==> inputs of run a <==
Design DT, start of the top module:
module DT(
        input                   clk,
        input                   reset,
        output                  done,
        output                  sti_rd,
        output  [9:0]           sti_addr,
        input   [15:0]          sti_di,
        output                  res_wr,
        output                  res_rd,
        output  reg [13:0]      res_addr,
        output  reg [7:0]       res_do,
        input   [7:0]           res_di
        );
        wire [7:0] res_do_init, res_do_for, res_do_back;
        wire [13:0] res_addr_init, res_addr_for, res_addr_back;
        wire init_en, init_en_2, load_en, for_load_en, for_en, back_load_en, back_en;
        wire init_done, for_load_done, back_load_done, for_done, for_op_done, back_done;
        always@*begin
                case({init_en_2, for_en, back_en})
                        3'b100: res_do = res_do_init;
                        3'b010: res_do = res_do_for;
                        3'b001: res_do = res_do_back;
                        default:res_do = 8'd0;
                endcase
        end
        always@*begin
                case({init_en_2, for_load_en, back_load_en})
  ...
export LEC_CHECK = 0
export ABC_AREA = 1
export CAP_MARGIN = 20
export CORE_MARGIN = 2
export CORE_UTILIZATION = 66
export CTS_CLUSTER_DIAMETER = 28
export CTS_CLUSTER_SIZE = 70
export SETUP_SLACK_MARGIN = 1.48
export SLEW_MARGIN = 20
create_clock -name core_clock -period 6.06 [get_ports {clk}]
run.sh (not shown) runs the stock make flow with config.mk's settings and CLKGATE_MAP_FILE=.
==> run b: changes against run a <==
--- a/flow/config.mk
+++ b/flow/config.mk
@@ -8,8 +8,9 @@
 export ABC_AREA = 1
 export CAP_MARGIN = 20
+export CORE_ASPECT_RATIO = 1.87
 export CORE_MARGIN = 2
-export CORE_UTILIZATION = 66
-export CTS_CLUSTER_DIAMETER = 28
-export CTS_CLUSTER_SIZE = 70
-export SETUP_SLACK_MARGIN = 1.48
+export CORE_UTILIZATION = 40
+export CTS_CLUSTER_DIAMETER = 374
+export CTS_CLUSTER_SIZE = 15
+export SETUP_SLACK_MARGIN = -0.8
 export SLEW_MARGIN = 20
==> flow/constraint.sdc (replaced) <==
create_clock -name core_clock -period 9.0 [get_ports {clk}]
set_input_delay 1.8000 -clock core_clock [delete_from_list [all_inputs] [get_ports {clk}]]
set_output_delay 1.8000 -clock core_clock [all_outputs]
set_load 0.01 [all_outputs]
==> comparison table <==
item	run b	run a
Global routing usage on met1	21.8%	42.6%
1st-pass router iterations	7	5
Nonclk buf count	67	140
Power in combinational cells	0.000200 W	0.000299 W
Global placer's final weighted congestion	0.948	0.928
Clock Network Area Fraction	4.71%	4.22%
Final HPWL DP	25,300 um	22,600 um
Power dissipated by switching net loads	0.000453 W	0.000645 W
Post-layout worst setup margin	0.883 ns	-1.15 ns
Insertion Delay late pin	0.44 ns	0.43 ns
Data arrival time of the worst path	6.32 ns	5.99 ns
Remaining max-slew budget at the tightest pin	32.3%	38.3%
Result of the run	no timing/DRC/antenna violations	finished with violations
Violated checks	-	setup timing
Crit Reg-Reg Endpoint	u_back.pixel_tmp[2][0]	u_for.pixel_tmp[1][2]
Final setup viols	0	8

---

==> run E <==
==> flow/design.v <==
module ctrl(
        input                   clk,
        input                   reset,
        input                   init_en_2,
        input                   init_done,
        input                   for_load_done,
        input                   for_done,
        input                   for_op_done,
        input                   back_load_done,
        input                   back_done,
        output reg              init_en,
        output reg              for_en,
        output reg              for_load_en,
        output reg              back_en,
        output reg              back_load_en,
        output reg              sti_rd,
        output reg              res_wr,
        output reg              res_rd
        );
        parameter IDLE = 3'b000,  INIT = 3'b001, LOAD = 3'b010, FOR = 3'b011, BACK = 3'b100;
        reg [2:0] cstate, nstate;
        always@(posedge clk)begin
                if(!reset)
                        cstate <= 3'b0;
                else
                        cstate <= nstate;
        end
        always@*begin
                case(cstate)
                        IDLE:begin
                                if(!reset) nstate = IDLE;
                                else nstate = INIT;
                        end
                        INIT:begin
                                if(init_done)
                                        nstate = LOAD;
                                else
                                        nstate = INIT;
                        end
                        LOAD:begin
                                if(for_load_done)
                                        nstate = FOR;
                                else if(back_load_done)
                                        nstate = BACK;
                                else
                                        nstate = LOAD;
                        end
                        FOR:begin
                                if(for_done)
                                        nstate = LOAD;
                                else
                                        nstate = FOR;
                        end
                        BACK:begin
                                if(back_done)
                                        nstate = LOAD;
                                else
                                        nstate = BACK;
                        end
                        default: nstate = IDLE;
                endcase
        end
        always@*begin
                case(cstate)
                        IDLE:begin
                                init_en = 1'b0;
                                for_load_en = 1'b0;
                                for_en = 1'b0;
                                back_load_en = 1'b0;
                                back_en = 1'b0;
                                sti_rd = 1'b0;
                                res_wr = 1'b0;
                                res_rd = 1'b0;
                        end
                        INIT:begin
                                init_en = 1'b1;
                                for_load_en = 1'b0;
                                for_en = 1'b0;
                                back_load_en = 1'b0;
                                back_en = 1'b0;
                                sti_rd = 1'b1;   
                                res_wr = init_en_2;
                                res_rd = 1'b0;
                        end
                        LOAD:begin
                                init_en = 1'b0;
                                for_load_en = (!for_op_done);
                                for_en = 1'b0;
                                back_load_en = for_op_done;
                                back_en = 1'b0;
                                sti_rd = 1'b0;
                                res_wr = 1'b0;
                                res_rd = 1'b1;
                        end
                        FOR:begin
                                init_en = 1'b0;
                                for_load_en = 1'b1;
                                for_en = 1'b1;
                                back_load_en = 1'b0;
                                back_en = 1'b0;
                                sti_rd = 1'b0;
                                res_wr = 1'b1;
                                res_rd = 1'b0;
                        end
                        BACK:begin
                                init_en = 1'b0;
                                for_load_en = 1'b0;
                                for_en = 1'b0;
                                back_load_en = 1'b1;
                                back_en = 1'b1;
                                sti_rd = 1'b0;
                                res_wr = 1'b1;
                                res_rd = 1'b0;
                        end
                        default:begin
                                init_en = 1'b0;
                                for_load_en = 1'b0;
                                for_en = 1'b0;
                                back_load_en = 1'b0;
                                back_en = 1'b0;
                                sti_rd = 1'b0;
                                res_wr = 1'b0;
                                res_rd = 1'b0;
                        end
                endcase
        end
endmodule
module init(
        input                   clk,
        input                   reset,
        input                   init_en,
        input                   for_en,
        output  reg             init_en_2,
        output                  init_done,
        output  reg     [9:0]   sti_addr ,
        input           [15:0]  sti_di,
        output  reg     [13:0]  res_addr_init ,
        output  reg     [7:0]   res_do_init
        );
        reg [9:0]       cnt_sti;   
        reg [3:0]       cnt_ini;   
        reg [13:0]      cnt_res;   
        reg [7:0]       sti_tmp15;
        wire [9:0]      sti_addr_tmp;
        assign  init_done = (cnt_res == 14'h3FFF);
        always@(posedge clk)begin
                if(!reset)
                        cnt_ini <= 4'd15;
                else if(init_en)
                        cnt_ini <= cnt_ini - 1;   
        end
        always@(posedge clk)begin
                if(!reset)
                        cnt_sti <= 10'b0;
                else if(init_en && (cnt_ini == 4'd0))
                        cnt_sti <= cnt_sti + 1;
        end
        always@*begin
                if(init_en)
                        sti_addr = cnt_sti;
                else
                        sti_addr = 10'd0;
        end
        always@(posedge clk)begin
                if(init_en)
                        sti_tmp15 <= {6'b0, sti_di[0]};
        end
        always@(posedge clk)begin
                init_en_2 <= init_en;
        end
        always@(posedge clk)begin
                if(!reset)
                        cnt_res <= 14'b0;
                else if(init_en_2)
                        cnt_res <= cnt_res + 1;
        end
        always@*begin
                res_addr_init = cnt_res;
        end
        assign sti_addr_tmp = cnt_ini+1;
        always@*begin
                if(init_en_2)begin
                        if(cnt_ini == 4'hF)
                                res_do_init = 8'h00 | sti_tmp15;   
                        else
                                res_do_init = 8'h00 | {7'b0, sti_di[sti_addr_tmp]};   
                end
                else
                        res_do_init = 8'h00;
        end
endmodule
module forward(
        input                   clk,
        input                   reset,
        input                   for_load_en,
        input                   for_en,
        output                  for_load_done,
        output                  for_done,
        output  reg             for_op_done,
        output  reg     [13:0]  res_addr_for,
        output  reg     [7:0]   res_do_for,
        input           [7:0]   res_di
        );
        reg [13:0]      cur;    
        reg [2:0]       cnt_for;   
        reg [7:0]       pixel_tmp[4:0];
        reg [7:0]      min_tmp0, min_tmp1, for_out;
        assign pass = (cur[6:0] == 7'b0) || (cur[6:0] == 7'h7F) || (cur>= 14'h3F80) || (for_load_en && (cnt_for == 3'd0) && (res_di == 8'd0));
        assign for_load_done = (cnt_for == 4'd4);
        assign for_done = (cnt_for == 3'd5);
        always@(posedge clk)begin
                if(!reset)
                        cur <= 14'd128;   
                else if(pass ||(for_load_en && for_done))
                        cur <= cur + 1;
        end
        always@(posedge clk)begin
                if(!reset)
                        cnt_for <= 3'd0;
                else if(pass || (cnt_for == 3'd6))   
                        cnt_for <= 3'd0;
                else if((!pass) && for_load_en && (!for_op_done))
                        cnt_for <= cnt_for + 1;
        end
        always@(posedge clk)begin
                if(!reset)
                        for_op_done <= 1'b0;
                else if(for_load_en && (cur == 14'h3FFF))
                        for_op_done <= 1'b1;   
        end
        always@*begin
                case(cnt_for)
                        3'd0: res_addr_for = cur;
                        3'd1: res_addr_for = cur - 14'd129;
                        3'd2: res_addr_for = cur - 14'd128;
                        3'd3: res_addr_for = cur - 14'd127;
                        3'd4: res_addr_for = cur - 14'd1;
                        3'd5: res_addr_for = cur;   
                        default: res_addr_for = 14'd0;
                endcase
        end
        always@(posedge clk)begin
                if(!reset)begin
                        pixel_tmp[0] <= 8'hFF;
                        pixel_tmp[1] <= 8'hFF;
                        pixel_tmp[2] <= 8'hFF;
                        pixel_tmp[3] <= 8'hFF;
                        pixel_tmp[4] <= 8'hFF;
                end
                else if(  for_load_en && (!for_op_done))begin
                        pixel_tmp[cnt_for] <= res_di;
                end
        end
        always@*begin
                if(cnt_for == 3'd5)begin
                        min_tmp0 = (pixel_tmp[1] <= pixel_tmp[2])? pixel_tmp[1] : pixel_tmp[2];
                        min_tmp1 = (pixel_tmp[3] <= pixel_tmp[4])? pixel_tmp[3] : pixel_tmp[4];
                        for_out = (min_tmp0 <= min_tmp1)? min_tmp0+1 : min_tmp1+1;
                end
                else begin
                        min_tmp0 = 7'd0;
                        min_tmp1 = 7'd0;
                        for_out = 7'd0;
                end
        end
        always@*begin
                if(cnt_for >= 3'd5)
                        res_do_for = for_out;
                else
                        res_do_for = 7'd0;
        end
endmodule
module backward(
        input                   clk,
        input                   reset,
        input                   back_load_en,
        input                   back_en,
        output                  back_load_done,
        output                  back_done,
        output                  done,
        output  reg     [13:0]  res_addr_back,
        output  reg     [7:0]   res_do_back,
        input           [7:0]   res_di
        );
        reg [13:0]      cur;    
        reg [2:0]       cnt_back;   
        reg [7:0]       pixel_tmp[4:0];
        reg             back_op_done;
        reg [7:0]      min_tmp0, min_tmp1, min_tmp2, back_out;
        assign pass = (cur[6:0] == 7'b0) || (cur[6:0] == 7'h7F);
        assign back_load_done = (cnt_back == 4'd4);
        assign back_done = (cnt_back == 3'd5);
        assign done = back_op_done;
        always@(posedge clk)begin
                if(!reset)
                        cur <= 14'h3F7E;   
                else if(pass || (back_load_en && back_done))
                        cur <= cur - 1;
        end
        always@(posedge clk)begin
                if(!reset)
                        cnt_back <= 3'd0;
                else if(pass || (cnt_back == 3'd6))
                        cnt_back <= 3'd0;
                else if((!pass) && back_load_en && (!back_op_done))
                        cnt_back <= cnt_back + 1;
        end
        always@(posedge clk)begin
                if(!reset)
                        back_op_done <= 1'b0;
                else if(cur == 14'h0001)
                        back_op_done <= 1'b1;
        end
        always@*begin
                case(cnt_back)
                        3'd0: res_addr_back = cur;
                        3'd1: res_addr_back = cur + 1;
                        3'd2: res_addr_back = cur + 127;
                        3'd3: res_addr_back = cur + 128;
                        3'd4: res_addr_back = cur + 129;
                        3'd5: res_addr_back = cur;   
                        default: res_addr_back = 14'd0;
                endcase
        end
        always@(posedge clk)begin
                if(!reset)begin
                        pixel_tmp[0] <= 8'hFF;
                        pixel_tmp[1] <= 8'hFF;
                        pixel_tmp[2] <= 8'hFF;
                        pixel_tmp[3] <= 8'hFF;
                        pixel_tmp[4] <= 8'hFF;
                end
                else if(back_load_en && (!back_op_done))
                        pixel_tmp[cnt_back] <= res_di;
        end
        always@*begin
                if(cnt_back == 3'd5)begin
                        min_tmp0 = (pixel_tmp[0] <= (pixel_tmp[1]+1))? pixel_tmp[0] : (pixel_tmp[1] + 1);
                        min_tmp1 = ((pixel_tmp[2]+1) <= (pixel_tmp[3]+1))? (pixel_tmp[2]+1) : (pixel_tmp[3]+1);
                        min_tmp2 = ((pixel_tmp[4]+1) <= min_tmp1)? (pixel_tmp[4]+1) : min_tmp1;
                        back_out = (min_tmp0 <= min_tmp2)? min_tmp0 : min_tmp2;
                end
                else begin
                        min_tmp0 = 7'd0;
                        min_tmp1 = 7'd0;
                        min_tmp2 = 7'd0;
                        back_out = 7'd0;
                end
        end
        always@*begin
                if(cnt_back >= 3'd5)
                        res_do_back = back_out;
                else
                        res_do_back = 7'd0;
        end
endmodule
module DT(
        input                   clk,
        input                   reset,
        output                  done,
        output                  sti_rd,
        output  [9:0]           sti_addr,
        input   [15:0]          sti_di,
        output                  res_wr,
        output                  res_rd,
        output  reg [13:0]      res_addr,
        output  reg [7:0]       res_do,
        input   [7:0]           res_di
        );
        wire [7:0] res_do_init, res_do_for, res_do_back;
        wire [13:0] res_addr_init, res_addr_for, res_addr_back;
        wire init_en, init_en_2, load_en, for_load_en, for_en, back_load_en, back_en;
        wire init_done, for_load_done, back_load_done, for_done, for_op_done, back_done;
        always@*begin
                case({init_en_2, for_en, back_en})
                        3'b100: res_do = res_do_init;
                        3'b010: res_do = res_do_for;
                        3'b001: res_do = res_do_back;
                        default:res_do = 8'd0;
                endcase
        end
        always@*begin
                case({init_en_2, for_load_en, back_load_en})
                        3'b100: res_addr = res_addr_init;
                        3'b010: res_addr = res_addr_for;
                        3'b001: res_addr = res_addr_back;
                        default:res_addr = 14'b0;
                endcase
        end
        init u_init(.clk(clk),
                    .reset(reset),
                    .init_en(init_en),
                    .for_en(for_en),
                    .init_done(init_done),
                    .init_en_2(init_en_2),
                    .sti_addr(sti_addr),
                    .sti_di(sti_di),
                    .res_addr_init(res_addr_init),
                    .res_do_init(res_do_init)
                    );
        forward u_for(.clk(clk),
                      .reset(reset),
                      .for_load_en(for_load_en),
                      .for_en(for_en),
                      .for_load_done(for_load_done),
                      .for_done(for_done),
                      .for_op_done(for_op_done),
                      .res_addr_for(res_addr_for),
                      .res_do_for(res_do_for),
                      .res_di(res_di)
                      );
        backward u_back(.clk(clk),
                        .reset(reset),
                        .back_load_en(back_load_en),
                        .back_en(back_en),
                        .back_load_done(back_load_done),
                        .back_done(back_done),
                        .done(done),
                        .res_addr_back(res_addr_back),
                        .res_do_back(res_do_back),
                        .res_di(res_di)
                        );
        ctrl u_ctrl(.clk(clk),
                    .reset(reset),
                    .init_en_2(init_en_2),
                    .init_done(init_done),
                    .for_load_done(for_load_done),
                    .for_done(for_done),
                    .for_op_done(for_op_done),
                    .back_load_done(back_load_done),
                    .back_done(back_done),
                    .init_en(init_en),
                    .for_en(for_en),
                    .for_load_en(for_load_en),
                    .back_en(back_en),
                    .back_load_en(back_load_en),
                    .sti_rd(sti_rd),
                    .res_wr(res_wr),
                    .res_rd(res_rd)
                    );
endmodule
==> flow/run.sh <==
#!/bin/bash
# the make line also repeats each setting of config.mk as NAME=value (left out here)
make -C /OpenROAD-flow-scripts/flow DESIGN_CONFIG=/design/flow/config.mk WORK_HOME=/design/flow/orfs CLKGATE_MAP_FILE= finish
==> flow/config.mk <==
export PLATFORM = sky130hd
export DESIGN_NAME = DT
export DESIGN_NICKNAME = DT
export VERILOG_FILES = /design/flow/design.v
export SDC_FILE = /design/flow/constraint.sdc
export NUM_CORES = 4
export LEC_CHECK = 0
export ABC_AREA = 0
export CAP_MARGIN = 0
export CORE_MARGIN = 4
export CORE_UTILIZATION = 40
export CTS_CLUSTER_DIAMETER = 198
export CTS_CLUSTER_SIZE = 24
export GPL_ROUTABILITY_DRIVEN = 0
export MAX_ROUTING_LAYER = met4
export PLACE_DENSITY = 0.41
export SLEW_MARGIN = 40
==> flow/constraint.sdc <==
create_clock -name core_clock -period 8.03 [get_ports {clk}]
set_input_delay 1.6060 -clock core_clock [delete_from_list [all_inputs] [get_ports {clk}]]
set_output_delay 1.6060 -clock core_clock [all_outputs]
set_load 0.01 [all_outputs]
==> inputs of run R, as changes to run E <==
Settings changed: ABC_AREA 0 to not set, CAP_MARGIN 0 to 20, CORE_MARGIN 4 to 2, CTS_CLUSTER_DIAMETER 198 to not set, CTS_CLUSTER_SIZE 24 to not set, GPL_ROUTABILITY_DRIVEN 0 to not set, MAX_ROUTING_LAYER met4 to not set, PLACE_DENSITY 0.41 to not set, SLEW_MARGIN 40 to 20.
==> flow/constraint.sdc (replaced) <==
create_clock -name core_clock -period 6.32 [get_ports {clk}]
set_input_delay 1.2640 -clock core_clock [delete_from_list [all_inputs] [get_ports {clk}]]
set_output_delay 1.2640 -clock core_clock [all_outputs]
set_load 0.01 [all_outputs]
==> inputs of run K, as changes to run E <==
Settings changed: ABC_AREA 0 to not set, CAP_MARGIN 0 to 20, CORE_MARGIN 4 to 2, CORE_UTILIZATION 40 to 66, CTS_CLUSTER_DIAMETER 198 to not set, CTS_CLUSTER_SIZE 24 to not set, GPL_ROUTABILITY_DRIVEN 0 to not set, MAX_ROUTING_LAYER met4 to not set, PLACE_DENSITY 0.41 to not set, SETUP_SLACK_MARGIN set to 1.6, SLEW_MARGIN 40 to 20.
==> flow/constraint.sdc (replaced) <==
create_clock -name core_clock -period 6.23 [get_ports {clk}]
set_input_delay 1.2460 -clock core_clock [delete_from_list [all_inputs] [get_ports {clk}]]
set_output_delay 1.2460 -clock core_clock [all_outputs]
set_load 0.01 [all_outputs]
==> comparison table <==
Result of the run: run R failed layout checks; run K failed layout checks; run E no timing/DRC/antenna violations
Reasons for failing layout checks: run R setup timing; run K setup timing; run E -
Routed wire length: run R 26.3 mm; run K 29.8 mm; run E 27.3 mm
Post-route setup TNS: run R -3.97 ns; run K -7.43 ns; run E 0 ns
Worst reg-to-reg path cell count: run R 7; run K 12; run E 7
Power Clock: run R 0.00108 W; run K 0.00108 W; run E 0.000750 W
Core utilization before placement: run R 0.410; run K 0.677; run E 0.409
Logic area: run R 7040 um2; run K 7250 um2; run E 6770 um2
Final worst clock skew: run R 0.00678 ns; run K 0.00963 ns; run E 0.0123 ns
Core Region: run R 26200 um2; run K 15900 um2; run E 26300 um2
Area of the die: run R 28200 um2; run K 17300 um2; run E 29600 um2
Cell count after placement: run R 1636; run K 1517; run E 1574
Register share of the cell area: run R 0.273; run K 0.270; run E 0.289
Final std cell area, no fill: run R 13200 um2; run K 13400 um2; run E 12400 um2
Power and IR drop assume default switching activity.
